==> inputs of try-indigo <==
==> flow/design.v <==
module Decoder (
input  wire [1:0] IN ,
output reg  [3:0] OUT
);
always @(*)
  begin
  OUT = 4'b0000 ;
    case (IN)
     2'b00 : OUT = 4'b0001 ;
     2'b01 : OUT = 4'b0010 ;          
     2'b10 : OUT = 4'b0100 ;     
     2'b11 : OUT = 4'b1000 ;     
   endcase
 end 
 endmodule
module ARITHMETIC_UNIT 
#( parameter IN_DATA_WIDTH = 16,
             OUT_DATA_WIDTH = 16
)
(
input  wire [IN_DATA_WIDTH-1:0]   A   ,
input  wire [IN_DATA_WIDTH-1:0]   B   ,
input  wire [1:0]                 ALU_FUNC ,
input  wire                       CLK ,
input  wire                       Arith_enable ,
output reg                        Carry_OUT,
output reg [OUT_DATA_WIDTH-1:0]   Arith_OUT,
output reg                        Arith_Flag
);
reg [OUT_DATA_WIDTH-1:0]  Arith_OUT_comb  ;
reg                       Arith_Flag_comb ;
wire                      Carry_OUT_comb  ;
always @ (posedge CLK)
 begin 
   Arith_OUT <= Arith_OUT_comb ;
   Carry_OUT <= Carry_OUT_comb ;
   Arith_Flag <= Arith_Flag_comb ;
	end
always @ (*)
 begin 
    Arith_OUT_comb = 1'b0 ;
    Arith_Flag_comb = 1'b0 ;
	if(Arith_enable)
      case (ALU_FUNC)
      2'b00 : begin
              Arith_OUT_comb = A + B ;
              Arith_Flag_comb = 1'b1 ;              
		      end
      2'b01 : begin
              Arith_OUT_comb = A - B ;
              Arith_Flag_comb = 1'b1 ;           
		      end
      2'b10 : begin
              Arith_OUT_comb = A * B ;
              Arith_Flag_comb = 1'b1 ;           
		      end
      2'b11 : begin
              Arith_OUT_comb = (B == 0) ? {IN_DATA_WIDTH{1'b1}} : A / B ;   
              Arith_Flag_comb = 1'b1 ;           
		      end
      endcase
	else
	 begin
      Arith_OUT_comb = 'b0 ;
      Arith_Flag_comb = 1'b0 ;
     end
 end
assign Carry_OUT_comb = Arith_OUT_comb [IN_DATA_WIDTH] ;
 endmodule
module LOGIC_UNIT 
#( parameter IN_DATA_WIDTH = 16 ,
             OUT_DATA_WIDTH = 16
)
(
input  wire [IN_DATA_WIDTH-1:0]  A   ,
input  wire [IN_DATA_WIDTH-1:0]  B   ,
input  wire [1:0]                ALU_FUNC ,
input  wire                      CLK ,
input  wire                      Logic_enable ,
output reg [OUT_DATA_WIDTH-1:0]  Logic_OUT,
output reg                       Logic_Flag
);
reg [OUT_DATA_WIDTH-1:0]  Logic_OUT_comb  ;
reg                       Logic_Flag_comb ;
always @ (posedge CLK)
 begin 
   Logic_OUT  <= Logic_OUT_comb ;
   Logic_Flag <= Logic_Flag_comb ;
	end
always @ (*)
 begin 
    Logic_OUT_comb = 1'b0 ;
    Logic_Flag_comb = 1'b0 ;
	if(Logic_enable)
      case (ALU_FUNC)
      2'b00 : begin
              Logic_OUT_comb = A & B ;
              Logic_Flag_comb = 1'b1 ;              
		      end
      2'b01 : begin
              Logic_OUT_comb = A | B ;
              Logic_Flag_comb = 1'b1 ;           
		      end
      2'b10 : begin
              Logic_OUT_comb = ~(A & B) ;
              Logic_Flag_comb = 1'b1 ;           
		      end
      2'b11 : begin
              Logic_OUT_comb = ~(A | B) ;
              Logic_Flag_comb = 1'b1 ;           
		      end
      endcase
	else
	 begin
      Logic_OUT_comb = 1'b0 ;
      Logic_Flag_comb = 1'b0 ;
     end
 end
 endmodule
module SHIFT_UNIT 
#( parameter IN_DATA_WIDTH = 16 ,
             OUT_DATA_WIDTH = 16
)
(
input  wire [IN_DATA_WIDTH-1:0]  A   ,
input  wire [IN_DATA_WIDTH-1:0]  B   ,
input  wire [1:0]                ALU_FUNC ,
input  wire                      CLK ,
input  wire                      Shift_enable ,
output reg  [OUT_DATA_WIDTH-1:0] Shift_OUT,
output reg                       Shift_Flag
);
reg [OUT_DATA_WIDTH-1:0]  Shift_OUT_comb  ;
reg                       Shift_Flag_comb ;
always @ (posedge CLK)
 begin 
   Shift_OUT  <= Shift_OUT_comb ;
   Shift_Flag <= Shift_Flag_comb ;
	end
always @ (*)
 begin 
    Shift_OUT_comb = 1'b0 ;
    Shift_Flag_comb = 1'b0 ;
	if(Shift_enable)
      case (ALU_FUNC)
      2'b00 : begin
              Shift_OUT_comb = A >> 1  ;
              Shift_Flag_comb = 1'b1 ;              
		      end
      2'b01 : begin
              Shift_OUT_comb = A << 1 ;
              Shift_Flag_comb = 1'b1 ;           
		      end
      2'b10 : begin
              Shift_OUT_comb = B >> 1 ;
              Shift_Flag_comb = 1'b1 ;           
		      end
      2'b11 : begin
              Shift_OUT_comb = B << 1 ;
              Shift_Flag_comb = 1'b1 ;           
		      end
      endcase
	else
	 begin
      Shift_OUT_comb = 1'b0 ;
      Shift_Flag_comb = 1'b0 ;
     end
 end
 endmodule
module CMP_UNIT 
#( parameter IN_DATA_WIDTH  = 16,
             OUT_DATA_WIDTH = 16
)
(
input  wire [IN_DATA_WIDTH-1:0]   A   ,
input  wire [IN_DATA_WIDTH-1:0]   B   ,
input  wire [1:0]                 ALU_FUNC ,
input  wire                       CLK ,
input  wire                       CMP_enable ,
output reg  [OUT_DATA_WIDTH-1:0]  CMP_OUT ,
output reg                        CMP_Flag
);
reg [OUT_DATA_WIDTH-1:0]  CMP_OUT_comb  ;
reg                       CMP_Flag_comb ;
always @ (posedge CLK)
 begin 
   CMP_OUT  <= CMP_OUT_comb ;
   CMP_Flag <= CMP_Flag_comb ;
	end
always @ (*)
 begin 
    CMP_OUT_comb = 1'b0 ;
    CMP_Flag_comb = 1'b0 ;
	if(CMP_enable)
      case (ALU_FUNC)
      2'b00 : begin
              CMP_OUT_comb = 'b0  ;
              CMP_Flag_comb = 1'b1 ;              
		      end
      2'b01 : begin
              CMP_Flag_comb = 1'b1 ;  
              if (A==B)
                CMP_OUT_comb = 'b1;
              else
                CMP_OUT_comb = 'b0;			  
		      end
      2'b10 : begin
              CMP_Flag_comb = 1'b1 ;  
              if (A>B)
                CMP_OUT_comb = 'b10;
              else
                CMP_OUT_comb = 'b0;			  
		      end
      2'b11 : begin
              CMP_Flag_comb = 1'b1 ; 
              if (A<B)
                CMP_OUT_comb = 'b11;
              else
                CMP_OUT_comb = 'b0;			  
		      end
      endcase
	else
	 begin
      CMP_OUT_comb = 'b0 ;
      CMP_Flag_comb = 1'b0 ;
     end
 end
 endmodule
module ALU_TOP 
#( parameter OP_DATA_WIDTH = 16 ,
             Arith_OUT_WIDTH = OP_DATA_WIDTH + OP_DATA_WIDTH ,            
             Logic_OUT_WIDTH = OP_DATA_WIDTH ,
             Shift_OUT_WIDTH = OP_DATA_WIDTH ,
             CMP_OUT_WIDTH = 3 
)
(
input  wire [OP_DATA_WIDTH-1:0]    A   ,
input  wire [OP_DATA_WIDTH-1:0]    B   ,
input  wire [3:0]                  ALU_FUNC ,
input  wire                        CLK ,
output wire [Arith_OUT_WIDTH-1:0]  Arith_OUT,
output wire                        Carry_OUT,
output wire                        Arith_Flag,
output wire [Logic_OUT_WIDTH-1:0]  Logic_OUT,
output wire                        Logic_Flag,
output wire [Shift_OUT_WIDTH-1:0]  Shift_OUT,
output wire                        Shift_Flag,
output wire [CMP_OUT_WIDTH-1:0]    CMP_OUT,
output wire                        CMP_Flag
);
wire                  CMP_enable ;
wire                  Shift_enable ;
wire                  Logic_enable ;
wire                  Arith_enable ;
Decoder U0 (
.IN(ALU_FUNC[3:2]),
.OUT({Shift_enable,CMP_enable,Logic_enable,Arith_enable})
);
ARITHMETIC_UNIT # ( .IN_DATA_WIDTH(OP_DATA_WIDTH), .OUT_DATA_WIDTH(Arith_OUT_WIDTH)) U0_ARITHMETIC_UNIT (
.A(A),
.B(B),
.ALU_FUNC(ALU_FUNC[1:0]),
.CLK(CLK),
.Arith_enable(Arith_enable),
.Arith_OUT(Arith_OUT),
.Carry_OUT(Carry_OUT),
.Arith_Flag(Arith_Flag)
);
LOGIC_UNIT # ( .IN_DATA_WIDTH(OP_DATA_WIDTH), .OUT_DATA_WIDTH(Logic_OUT_WIDTH)) U0_LOGIC_UNIT (
.A(A),
.B(B),
.ALU_FUNC(ALU_FUNC[1:0]),
.CLK(CLK),
.Logic_enable(Logic_enable),
.Logic_OUT(Logic_OUT),
.Logic_Flag(Logic_Flag)
);
SHIFT_UNIT # ( .IN_DATA_WIDTH(OP_DATA_WIDTH), .OUT_DATA_WIDTH(Shift_OUT_WIDTH)) U0_SHIFT_UNIT (
.A(A),
.B(B),
.ALU_FUNC(ALU_FUNC[1:0]),
.CLK(CLK),
.Shift_enable(Shift_enable),
.Shift_OUT(Shift_OUT),
.Shift_Flag(Shift_Flag)
);
CMP_UNIT # ( .IN_DATA_WIDTH(OP_DATA_WIDTH), .OUT_DATA_WIDTH(CMP_OUT_WIDTH)) U0_CMP_UNIT (
.A(A),
.B(B),
.ALU_FUNC(ALU_FUNC[1:0]),
.CLK(CLK),
.CMP_enable(CMP_enable),
.CMP_OUT(CMP_OUT),
.CMP_Flag(CMP_Flag)
);
endmodule
==> flow/run.sh <==
#!/bin/bash
# the make line also repeats each setting of config.mk as NAME=value (left out here)
make -C /OpenROAD-flow-scripts/flow DESIGN_CONFIG=/design/flow/config.mk WORK_HOME=/design/flow/orfs CLKGATE_MAP_FILE= finish
==> flow/config.mk <==
export PLATFORM = sky130hd
export DESIGN_NAME = ALU_TOP
export DESIGN_NICKNAME = ALU_TOP
export VERILOG_FILES = /design/flow/design.v
export SDC_FILE = /design/flow/constraint.sdc
export NUM_CORES = 4
export LEC_CHECK = 0
export ABC_AREA = 1
export CAP_MARGIN = 0
export CELL_PAD_IN_SITES_DETAIL_PLACEMENT = 1
export CELL_PAD_IN_SITES_GLOBAL_PLACEMENT = 2
export CORE_MARGIN = 2
export CORE_UTILIZATION = 50
export CTS_CLUSTER_DIAMETER = 159
export GPL_ROUTABILITY_DRIVEN = 0
export GPL_TIMING_DRIVEN = 0
export HOLD_SLACK_MARGIN = 0.2
export MAX_ROUTING_LAYER = met5
export MIN_ROUTING_LAYER = met2
export SETUP_SLACK_MARGIN = 5.0
export SLEW_MARGIN = 20
export TNS_END_PERCENT = 45
==> flow/constraint.sdc <==
create_clock -name core_clock -period 78.0 [get_ports {CLK}]
set_input_delay 15.6000 -clock core_clock [delete_from_list [all_inputs] [get_ports {CLK}]]
set_output_delay 15.6000 -clock core_clock [all_outputs]
set_load 0.01 [all_outputs]
==> inputs of try-raven, as changes to try-indigo <==
==> flow/config.mk (replaced) <==
export PLATFORM = sky130hd
export DESIGN_NAME = ALU_TOP
export DESIGN_NICKNAME = ALU_TOP
export VERILOG_FILES = /design/flow/design.v
export SDC_FILE = /design/flow/constraint.sdc
export NUM_CORES = 4
export LEC_CHECK = 0
export CAP_MARGIN = 0
export CORE_MARGIN = 2
export CORE_UTILIZATION = 70
export CTS_CLUSTER_DIAMETER = 203
export CTS_CLUSTER_SIZE = 38
export MAX_ROUTING_LAYER = met4
export MIN_ROUTING_LAYER = met1
export SETUP_SLACK_MARGIN = 0.1
export SLEW_MARGIN = 20
export TNS_END_PERCENT = 80
==> flow/constraint.sdc (replaced) <==
create_clock -name core_clock -period 93.2 [get_ports {CLK}]
set_input_delay 18.6400 -clock core_clock [delete_from_list [all_inputs] [get_ports {CLK}]]
set_output_delay 18.6400 -clock core_clock [all_outputs]
set_load 0.01 [all_outputs]
==> inputs of try-tundra, as changes to try-indigo <==
==> flow/config.mk (replaced) <==
export PLATFORM = sky130hd
export DESIGN_NAME = ALU_TOP
export DESIGN_NICKNAME = ALU_TOP
export VERILOG_FILES = /design/flow/design.v
export SDC_FILE = /design/flow/constraint.sdc
export NUM_CORES = 4
export LEC_CHECK = 0
export CAP_MARGIN = 20
export CORE_MARGIN = 2
export CORE_UTILIZATION = 40
export SLEW_MARGIN = 20
==> flow/constraint.sdc (replaced) <==
create_clock -name core_clock -period 102.0 [get_ports {CLK}]
set_input_delay 20.4000 -clock core_clock [delete_from_list [all_inputs] [get_ports {CLK}]]
set_output_delay 20.4000 -clock core_clock [all_outputs]
set_load 0.01 [all_outputs]
==> inputs of try-xenon, as changes to try-indigo <==
==> flow/config.mk (replaced) <==
export PLATFORM = sky130hd
export DESIGN_NAME = ALU_TOP
export DESIGN_NICKNAME = ALU_TOP
export VERILOG_FILES = /design/flow/design.v
export SDC_FILE = /design/flow/constraint.sdc
export NUM_CORES = 4
export LEC_CHECK = 0
export CAP_MARGIN = 20
export CORE_MARGIN = 2
export CORE_UTILIZATION = 70
export MAX_ROUTING_LAYER = met4
export SLEW_MARGIN = 20
==> flow/constraint.sdc (replaced) <==
create_clock -name core_clock -period 87.3 [get_ports {CLK}]
set_input_delay 17.4600 -clock core_clock [delete_from_list [all_inputs] [get_ports {CLK}]]
set_output_delay 17.4600 -clock core_clock [all_outputs]
set_load 0.01 [all_outputs]
==> results.txt <==
Flow results are below.

- Before any placement, the netlist area is recorded as 33900 sq um.
- The adder and majority gate portion of the synthesized area is 0.317, for reference.
- The synthesis run shows the most used standard cells to be ha_1, nor2_1, nand2_1.
- The flow ran to the end and the layout has no timing, DRC or antenna violations.
- The synthesized area per cell is roughly 7.5 sq um, for reference.
- In this run the core area contains between 100 and 150 standard-cell rows.
- The height of the die is around 300 microns, for reference.
- The floorplan step defined a core boundary enclosing between 80000 and 90000 sq um.
- Of the synthesized area, sequential elements account for 0.0413.
- The stat command in Yosys gives a chip area of 33900 sq um.
- The area fraction of the largest cell type after synthesis is 0.201.
- The number of instances in the synthesized netlist is about 4500, for reference.
- In this run, the synthesized area fraction spent on AND-OR/OR-AND gates is recorded as 0.250.
- The die area is 87100 sq um, for reference.
the above is filed under try-tundra

==> results.txt <==
State of the implementation.

- The cell count after synthesis came out at about 4500.
- Of the post-synthesis cell area, the dominant cell type holds 0.201.
- The flow halted during 5_1_grt.
- The compound-cell area share of the yosys netlist is 0.250, for reference.
- The Yosys chip area is roughly 34000 sq um, for reference.
- The adder and majority gate portion of the synthesized area is 0.317, for reference.
- The standard cell core area is 47700 sq um, for reference.
- Note, the detailed placer reported a final HPWL of 98400 microns.
- The tool reported: "[ERROR GRT-0116] Global routing finished with congestion. Check the congestion regions in the DRC Viewer".
- After floorplanning, the core was divided into 80 placement rows.
- The synthesized area is approximately 34000 sq um, for reference.
- The synthesized area per cell is approximately 7.5 sq um, for reference.
- The post-synth register bit count is approximately 70.
- The flow did not finish.
- The synthesis report lists the most area-consuming cells as ha_1, fa_1, nor2_1, nand2_1, o21a_1.
- The sequential-to-total area share from yosys stat is 0.0413, for reference.
the above is filed under try-raven

==> results.txt <==
State of the implementation.

- The run stopped with a tool error.
- The run ended at 3_1_place_gp_skip_io.
- The tool reported: "[ERROR GPL-0301] Utilization 102.354 % exceeds 100%".
- The height of the die is 272 microns, for reference.
- The commonest cells after synthesis are nand2_1, inv_1, ha_1.
- For this design, Yosys synthesis ends with a cell count of around 5700.
- From left edge to right edge, the die measures ~270 microns.
- The sequential-to-total area share from yosys stat is 0.0391, for reference.
- Synthesis produced a netlist whose cell count is 5677.
- The synthesized area per cell is approximately 6.3 sq um, for reference.
- Before any placement, the netlist area is recorded as ~36000 sq um.
- Per the synthesis report, the AND-OR/OR-AND share of the synthesized area is 0.164.
- The synthesis stat section lists a flop and latch total of 70.
- The adder and majority gate portion of the synthesized area is 0.300, for reference.
- According to the floorplan report, the placeable core area is 71200 sq um.
- The Yosys chip area is 35900 sq um, for reference.
- In this run the core area contains just under 100 standard-cell rows.
the above is filed under try-indigo

==> results.txt <==
State of the implementation.

- The flow did not finish.
- The die covers 50200 sq um.
- The tool reported: "[ERROR DPL-0038] Utilization greater than 100%, impossible to legalize".
- The area fraction of the largest cell type after synthesis is 0.201.
- Synthesis handed over a netlist of about 4500 instances.
- Per Yosys stat, the portion of area used by sequential elements is 0.0413.
- The run ended at 4_1_cts.
- The total number of placement rows is 80, for reference.
- The synthesized area is about 34000 sq um, for reference.
- In the synthesized netlist, the cells that appear most often are ha_1, nor2_1, nand2_1.
the above is filed under try-xenon

